== v52 ==
==> flow/design.v <==
module AudDSP (
    input i_rst_n,
    input i_clk,
    input i_start,  
    input i_pause,  
    input [2:0] i_speed,
    input i_is_slow,
    input i_slow_mode,
    input i_daclrck,                
    input signed [15:0] i_sram_data,
    input [19:0] i_sram_stop_addr,  
    output signed [15:0] o_dac_data,
    output o_en,                    
    output o_is_pause,
    output [19:0] o_sram_addr
);
    localparam S_IDLE = 0;
    localparam S_PAUSE = 1;
    localparam S_PLAY = 2;
    localparam S_EMPTY = 3;
    reg [2:0] state_r, state_w;
    reg is_pause_r, is_pause_w;
    reg is_slow_r, is_slow_w;
    reg slow_mode_r, slow_mode_w;
    reg [2:0] speed_r, speed_w;
    reg [3:0] slow_counter_r, slow_counter_w;
    reg [1:0] get_data_counter_r, get_data_counter_w;
    reg [19:0] addr_r, addr_w;
    reg signed [15:0] sram_data_r, sram_data_w, sram_data_next_r, sram_data_next_w;
    reg [15:0] o_data_r, o_data_w;
    assign o_en = !i_daclrck;
    assign o_dac_data = o_data_r;
    assign o_sram_addr = addr_r;
    assign o_is_pause = is_pause_r;
    always @(*) begin
        state_w = state_r;
        case(state_r)
            S_IDLE: begin
                if(i_start)         state_w = S_PAUSE;
                else                state_w = S_IDLE;
            end
            S_PAUSE: begin
                if(!is_pause_r)     state_w = S_PLAY;
                else                state_w = S_PAUSE;
            end
            S_PLAY: begin
                if(is_pause_r)      state_w = S_PAUSE;
                else begin
                    if(!i_daclrck)  state_w = S_EMPTY;
                    else            state_w = S_PLAY;
                end
            end
            S_EMPTY: begin
                if(is_pause_r)      state_w = S_PAUSE;
                else begin
                    if(!i_daclrck)  state_w = S_EMPTY;
                    else            state_w = S_PLAY;
                end
            end
        endcase
    end
    always @(*) begin
        slow_counter_w = slow_counter_r;
        case(state_r)
            S_IDLE:     slow_counter_w = 0;
            S_PAUSE:    slow_counter_w = 0;
            S_PLAY: begin
                if(is_slow_r && !is_pause_r && i_daclrck) begin
                    if(slow_counter_r == speed_r)   slow_counter_w = 0;
                    else                            slow_counter_w = slow_counter_r + 1;
                end
            end
        endcase
    end
    always @(*) begin
        get_data_counter_w = get_data_counter_r;
        case(state_r)
            S_IDLE:     get_data_counter_w = 0;
            S_PAUSE:    get_data_counter_w = 0;
            S_PLAY: begin
                if(get_data_counter_r < 3)  get_data_counter_w = get_data_counter_r + 1;
            end
            S_EMPTY:    get_data_counter_w = 0;
        endcase
    end
    always @(*) begin
        is_pause_w = is_pause_r;
        case(state_r)
            S_IDLE:                 is_pause_w = 1;
            S_PAUSE: if(i_pause)    is_pause_w = 0;
            S_PLAY:  if(i_pause)    is_pause_w = 1;
            S_EMPTY: if(i_pause)    is_pause_w = 1;
        endcase
    end
    always @(*) begin
        is_slow_w = is_slow_r;
        slow_mode_w = slow_mode_r;
        speed_w = speed_r;
        case(state_r)
            S_IDLE: begin
                is_slow_w = 0;
                slow_mode_w = 0;
                speed_w = 0;
            end
            S_PAUSE: begin
                is_slow_w = i_is_slow;
                slow_mode_w = i_slow_mode;
                speed_w = i_speed;
            end
            S_PLAY: begin
                is_slow_w = is_slow_r;
                slow_mode_w = slow_mode_r;
                speed_w = speed_r;
            end
            S_EMPTY: begin
                is_slow_w = i_is_slow;
                slow_mode_w = i_slow_mode;
                speed_w = i_speed;
            end
        endcase
    end
    reg [20:0] temp_addr;      
    always @(*) begin
        addr_w = addr_r;
        temp_addr = addr_r;
        case(state_r)
            S_IDLE:     temp_addr = 0;
            S_PLAY: begin
                if(get_data_counter_r == 0) begin
                    if(is_slow_r) begin
                        if(slow_counter_r == 0)     temp_addr = addr_r + 1;
                    end
                    else                            temp_addr = addr_r + speed_r + 1;
                end
            end
        endcase
        if(temp_addr > i_sram_stop_addr)    addr_w = 0;
        else                                addr_w = temp_addr;
    end
    always @(*) begin
        sram_data_w = sram_data_r;
        sram_data_next_w = sram_data_next_r;
        case(state_r)
            S_IDLE: begin
                sram_data_w = 0;
                sram_data_next_w = 0;
            end
            S_PAUSE: begin
                sram_data_next_w = i_sram_data;
            end
            S_PLAY: begin
                if(get_data_counter_r == 2) begin
                    if(is_slow_r)begin           
                        if(slow_counter_r == 0) begin
                            sram_data_w = sram_data_next_r;
                            sram_data_next_w = i_sram_data;
                        end
                    end
                    else begin                   
                        sram_data_w = sram_data_next_r;
                        sram_data_next_w = i_sram_data;
                    end
                end
            end
        endcase
    end
    reg signed [16:0] diff;
    reg signed [20:0] diff_counter_prod;
    reg signed [20:0] diff_counter_prod_div_speed;
    always @(*) begin
        o_data_w = o_data_r;
        diff = 0;
        diff_counter_prod = 0;
        diff_counter_prod_div_speed = 0;
        case(state_r)
            S_IDLE: o_data_w = 0;
            S_PLAY: begin
                if(get_data_counter_r == 3) begin
                    if(is_slow_r) begin
                        if(slow_mode_r) begin
                            diff = $signed(sram_data_next_r) - $signed(sram_data_r);
                            diff_counter_prod = $signed(diff) * $signed({1'b0, slow_counter_r});
                            diff_counter_prod_div_speed = $signed($signed(diff_counter_prod) / $signed({1'b0, speed_r + 1}));
                            o_data_w = $signed($signed(sram_data_r) + $signed(diff_counter_prod_div_speed));
                        end
                        else o_data_w = sram_data_r;
                    end
                    else o_data_w = sram_data_r;
                end
            end
        endcase
    end
    always_ff @(posedge i_clk or negedge i_rst_n) begin
        if(!i_rst_n) begin
            state_r <= S_IDLE;
            is_pause_r <= 1;
            addr_r <= 0;
            speed_r <= 0;
            o_data_r <= 0;
            is_slow_r <= 0;
            slow_mode_r <= 0;
            sram_data_r <= 0;
            slow_counter_r <= 0;
            sram_data_next_r <= 0;
            get_data_counter_r <= 0;
        end
        else begin
            state_r <= state_w;
            is_pause_r <= is_pause_w;
            addr_r <= addr_w;
            speed_r <= i_speed;
            o_data_r <= o_data_w;
            is_slow_r <= i_is_slow;
            slow_mode_r <= i_slow_mode;
            sram_data_r <= sram_data_w;
            slow_counter_r <= slow_counter_w;
            sram_data_next_r <= sram_data_next_w;
            get_data_counter_r <= get_data_counter_w;
        end
    end
endmodule
Settings: LEC_CHECK=0, CAP_MARGIN=20, CELL_PAD_IN_SITES_DETAIL_PLACEMENT=2, CELL_PAD_IN_SITES_GLOBAL_PLACEMENT=1, CORE_MARGIN=6, CORE_UTILIZATION=40, CTS_CLUSTER_DIAMETER=379, GPL_ROUTABILITY_DRIVEN=1, MAX_ROUTING_LAYER=met4, SLEW_MARGIN=0, TNS_END_PERCENT=45; clock period 117.0 ns.
run.sh (not shown) runs the stock make flow with config.mk's settings and CLKGATE_MAP_FILE=.
### v52 -> v45
Settings: a change of CORE_UTILIZATION from 40 to 23; an added CORE_ASPECT_RATIO of 0.5; a deleted CTS_CLUSTER_DIAMETER that had been 379; a change of CORE_MARGIN from 6 to 2; a deleted GPL_ROUTABILITY_DRIVEN that had been 1; a deleted MAX_ROUTING_LAYER that had been met4; a deleted CELL_PAD_IN_SITES_GLOBAL_PLACEMENT that had been 1; a deleted CELL_PAD_IN_SITES_DETAIL_PLACEMENT that had been 2; a deleted TNS_END_PERCENT that had been 45; a change of SLEW_MARGIN from 0 to 5; a change of the clock period (ns, I/O delays scaled along) from 117.0 to 100.0.
Findings:
Relative to v52, the number of cells on the critical path measured on v45 has decreased slightly.
Summary of v45 over v52: shortest period the worst path allows went down 3.35 ns, count of cells resized by post-cts repair held, proportion of cell area occupied by registers went down 0.19 points, signal arrival time at the worst endpoint went down 3.34 ns.
Relative to v45, the following input files were edited for v17:
Settings: CORE_ASPECT_RATIO no longer set, was 0.5; SLEW_MARGIN now 25, was 5; GPL_ROUTABILITY_DRIVEN now 0, previously not set; CORE_UTILIZATION now 40, was 23.
==> comparison <==
v17 — final cell area excluding filler cells about 2.7% lower, v45 as reference
Fraction of area in clock buffers and inverters: v17 vs v45, no meaningful difference
Compared with v45, v17 shows final cell count lower by about 12%.
The setup slack of v17 is larger than that of v45.
Re met3 layer usage reported by global route: v17 is 0.64 points up on v45.
v17 vs v45: routed metal-1 wire length up in v17
Going from v45 to v17, count of TritonRoute iterations in the first routing pass dropped 1, combinational gate area barely changed, die footprint dropped about 40%.
Here is what was changed in the inputs of v2 compared with v17.
Settings: CELL_PAD_IN_SITES_DETAIL_PLACEMENT newly set to 2; SLEW_MARGIN changed from 25 to 35.
--- outcome ---
v2: worst slack at placement is 9.71 ns lower than what v17 reported.
Diff v17..v2 | area after synthesis | unchanged
FAIL v2 @ global routing (5_1_grt): tool exited with error
Going from v17 to v2, number of setup buffers added after CTS about even.

---

RTL: the design.v shown in full above, as it stands there.
==> flow/config.mk <==
export PLATFORM = sky130hd
export DESIGN_NAME = AudDSP
export DESIGN_NICKNAME = AudDSP
export VERILOG_FILES = /design/flow/design.v
export SDC_FILE = /design/flow/constraint.sdc
export NUM_CORES = 4
export LEC_CHECK = 0
export ABC_AREA = 1
export CAP_MARGIN = 20
export CELL_PAD_IN_SITES_DETAIL_PLACEMENT = 2
export CELL_PAD_IN_SITES_GLOBAL_PLACEMENT = 1
export CORE_ASPECT_RATIO = 0.58
export CORE_MARGIN = 6
export CORE_UTILIZATION = 40
export CTS_CLUSTER_DIAMETER = 379
export CTS_CLUSTER_SIZE = 58
export GPL_ROUTABILITY_DRIVEN = 1
export GPL_TIMING_DRIVEN = 0
export MAX_ROUTING_LAYER = met4
export SETUP_SLACK_MARGIN = 5.0
export SLEW_MARGIN = 0
export TNS_END_PERCENT = 45
==> flow/constraint.sdc <==
create_clock -name core_clock -period 117.0 [get_ports {i_clk}]
set_input_delay 23.4000 -clock core_clock [delete_from_list [all_inputs] [get_ports {i_clk}]]
set_output_delay 23.4000 -clock core_clock [all_outputs]
set_load 0.01 [all_outputs]
The baseline stopped in detailed placement (3_5_place_dp) with DPL-0033.
Change:
ABC_AREA = unset   (was 1)
CELL_PAD_IN_SITES_DETAIL_PLACEMENT = unset   (was 2)
CELL_PAD_IN_SITES_GLOBAL_PLACEMENT = unset   (was 1)
CORE_ASPECT_RATIO = unset   (was 0.58)
CORE_MARGIN = 2   (was 6)
CORE_UTILIZATION = 65   (was 40)
CTS_CLUSTER_DIAMETER = unset   (was 379)
CTS_CLUSTER_SIZE = unset   (was 58)
GPL_ROUTABILITY_DRIVEN = unset   (was 1)
GPL_TIMING_DRIVEN = unset   (was 0)
MAX_ROUTING_LAYER = unset   (was met4)
SETUP_SLACK_MARGIN = unset   (was 5.0)
SLEW_MARGIN = 20   (was 0)
TNS_END_PERCENT = unset   (was 45)
clock period = 87.7 ns   (was 117.0 ns; I/O delays follow)
With this change the flow completed without violations; die area falls by well over a third; synthesized area goes down by about a fifth; synthesized cell count falls by a quarter to a third.
Change:
CORE_UTILIZATION = 45   (was 65)
clock period = 48.7 ns   (was 87.7 ns; I/O delays follow)
After rerunning: Now the flow produced a layout that fails on setup timing; critical path depth went up by 17; via count went up by about 25%; worst setup slack got worse by 20000 ps; area after synthesis is unchanged; hold slack improved by 6.1 ps; cell area went up by about 60%; flip-flop count is unchanged.
Change:
ABC_AREA = 1   (was unset)
CORE_UTILIZATION = 52   (was 45)
CTS_CLUSTER_SIZE = 97   (was unset)
TNS_END_PERCENT = 20   (was unset)
clock period = 53.8 ns   (was 48.7 ns; I/O delays follow)
=>
- Now the flow finished with timing, DRC and antenna clean
- design area fell by about a fifth
- cell count increases by a few percent
- wire length drops by about a fifth
- hold slack is better by 19 ps
- non-clock buffer count goes down by 1926
- count of clock-buffer cells in the layout is lower by 1

---

== P ==
// AudDSP: RTL as listed in full above, without the edits since
Settings: LEC_CHECK=0, CAP_MARGIN=20, CELL_PAD_IN_SITES_GLOBAL_PLACEMENT=1, CORE_ASPECT_RATIO=0.5, CORE_MARGIN=2, CORE_UTILIZATION=23, CTS_CLUSTER_DIAMETER=99, CTS_CLUSTER_SIZE=15, HOLD_SLACK_MARGIN=0.25, PLACE_DENSITY=0.89, SLEW_MARGIN=5, TNS_END_PERCENT=15; clock period 100.0 ns.
The inputs of Q differ from those of P as listed below.
- changing CORE_UTILIZATION from 23 to 40
- changing SLEW_MARGIN from 5 to 20
- removing CELL_PAD_IN_SITES_GLOBAL_PLACEMENT (formerly 1)
- removing CTS_CLUSTER_DIAMETER (formerly 99)
- removing TNS_END_PERCENT (formerly 15)
- removing CORE_ASPECT_RATIO (formerly 0.5)
- removing CTS_CLUSTER_SIZE (formerly 15)
- removing PLACE_DENSITY (formerly 0.89)
- removing HOLD_SLACK_MARGIN (formerly 0.25)
[summary]
- [compare] base=P new=Q: upper clock frequency limit shrank by 0.89%; final non-filler cell total fell by 679; routability congestion estimate from global placement saw a decrease; number of global-route vias before repair shows no meaningful change.
- Max clock tree buffer count of the final layout across Q and P: Q
- In the metrics for Q and P, the one carrying the higher routed wire length is Q.
- Setup slack in Q is smaller than in P.
--- input diff Q..R ---
- putting CTS_CLUSTER_DIAMETER at 99 where nothing was set
- putting CORE_ASPECT_RATIO at 0.5 where nothing was set
- putting PLACE_DENSITY at 0.89 where nothing was set
- swapping 40 for 23 in CORE_UTILIZATION
- putting TNS_END_PERCENT at 15 where nothing was set
- swapping 20 for 5 in SLEW_MARGIN
## What came out
R: flow completed, timing, DRC and antenna clean
When the final numbers for Q and R were put side by side, the via count turned out to be smaller in Q.
Q → R: post-layout period usage of the worst path moved up.
Changes observed in R relative to Q: amount of wire on met3 after detailed routing now larger; final cell count increased by 679 relative to the old numbers.
What S does differently from R at the input level:
- TNS_END_PERCENT removed (was 15)
- CORE_UTILIZATION changed from 23 to 46
- SLEW_MARGIN changed from 5 to 20
- CTS_CLUSTER_DIAMETER removed (was 99)
- PLACE_DENSITY removed (was 0.89)
- CAP_MARGIN changed from 20 to 0
## What came out
Post-layout worst setup margin in S vs R: down 800 ps
Cell area after layout: S better than R

---

run 1:
// AudDSP: RTL as listed in full above, without the edits since
clock: 129.0 ns
lec_check: 0
cap_margin: 0
core_aspect_ratio: 1.85
core_margin: 10
core_utilization: 69
cts_cluster_diameter: 351
cts_cluster_size: 31
gpl_timing_driven: 1
place_density: 0.45
setup_slack_margin: -0.16
slew_margin: 20
What run 2 does differently from run 1 at the input level:
-- flow/config.mk --
<<< run 1, line 8
export CAP_MARGIN = 0
export CORE_ASPECT_RATIO = 1.85
export CORE_MARGIN = 10
export CORE_UTILIZATION = 69
export CTS_CLUSTER_DIAMETER = 351
export CTS_CLUSTER_SIZE = 31
export GPL_TIMING_DRIVEN = 1
>>> run 2, line 8
export CAP_MARGIN = 0
export CORE_MARGIN = 2
export CORE_UTILIZATION = 72
export CTS_CLUSTER_DIAMETER = 77
export CTS_CLUSTER_SIZE = 22
export GPL_TIMING_DRIVEN = 1
==> flow/constraint.sdc <==
create_clock -name core_clock -period 72.2 [get_ports {i_clk}]
set_input_delay 14.4400 -clock core_clock [delete_from_list [all_inputs] [get_ports {i_clk}]]
set_output_delay 14.4400 -clock core_clock [all_outputs]
set_load 0.01 [all_outputs]
==> comparison <==
Compared run 2 vs run 1, and via count is up in run 2. Diff run 1 -> run 2: wire length of the first global-routing pass decreased 10%, clock-pin transition on the worst setup and hold timing paths essentially unchanged. Final cell area: run 2 above run 1. Looking at maximum frequency, run 2 sits about 25% higher than run 1 does.
diff inputs: run 2 => run 3
==> flow/config.mk <==
export PLATFORM = sky130hd
export DESIGN_NAME = AudDSP
export DESIGN_NICKNAME = AudDSP
export VERILOG_FILES = /design/flow/design.v
export SDC_FILE = /design/flow/constraint.sdc
export NUM_CORES = 4
export LEC_CHECK = 0
export CAP_MARGIN = 20
export CORE_MARGIN = 2
export CORE_UTILIZATION = 40
export SLEW_MARGIN = 20
==> flow/constraint.sdc <==
create_clock -name core_clock -period 87.7 [get_ports {i_clk}]
set_input_delay 17.5400 -clock core_clock [delete_from_list [all_inputs] [get_ports {i_clk}]]
set_output_delay 17.5400 -clock core_clock [all_outputs]
set_load 0.01 [all_outputs]
Findings:
Area growth from synthesis to final layout was lower in run 3 than in run 2.
Run 3 reports a higher post-route met1 wirelength than run 2 does.
Compared with run 2, run 3 shows a lower critical path depth.
Compared to run 2, run 3 has worst path arrival time 11.51 ns higher.
Changes observed in run 3 relative to run 2: weighted congestion at the end of routability-driven global placement lost 17%; fraction of the cycle the final worst path needs lost 3.9 points.
Routed wire length: run 3 < run 2
Lower utilization after layout among run 2 and run 3: run 3
### run 3 -> run 4
-- flow/config.mk --
<<< run 3, line 7
export LEC_CHECK = 0
export CAP_MARGIN = 20
export CORE_MARGIN = 2
export CORE_UTILIZATION = 40
export SLEW_MARGIN = 20
>>> run 4, line 7
export LEC_CHECK = 0
export ABC_AREA = 1
export CAP_MARGIN = 20
export CORE_MARGIN = 2
export CORE_UTILIZATION = 52
export SLEW_MARGIN = 20
==> flow/constraint.sdc <==
create_clock -name core_clock -period 67.0 [get_ports {i_clk}]
set_input_delay 13.4000 -clock core_clock [delete_from_list [all_inputs] [get_ports {i_clk}]]
set_output_delay 13.4000 -clock core_clock [all_outputs]
set_load 0.01 [all_outputs]
## What came out
Parity-gate share of the synthesized area counting xor and xnor cells for run 4: 2.8 points down relative to run 3. On met3 layer usage reported by global route, run 3 and run 4 are basically level. Relative to run 3, run 4 degrades total wire length. Hold slack improves in run 4 relative to run 3. When run 4 is set beside run 3, its sequential share of cell area turns out to be 0.95 points smaller. Against run 3, run 4 comes in 44 higher on count of buffering cells on the critical path with inverters included. Horizontal die size, run 3 and run 4: higher on run 3. Taking run 4 as 1.0, run 3 lands at 0.75 on multi-input combinational cell count. Any difference in maximum clock skew at final layout between run 3 and run 4 is small enough to ignore.
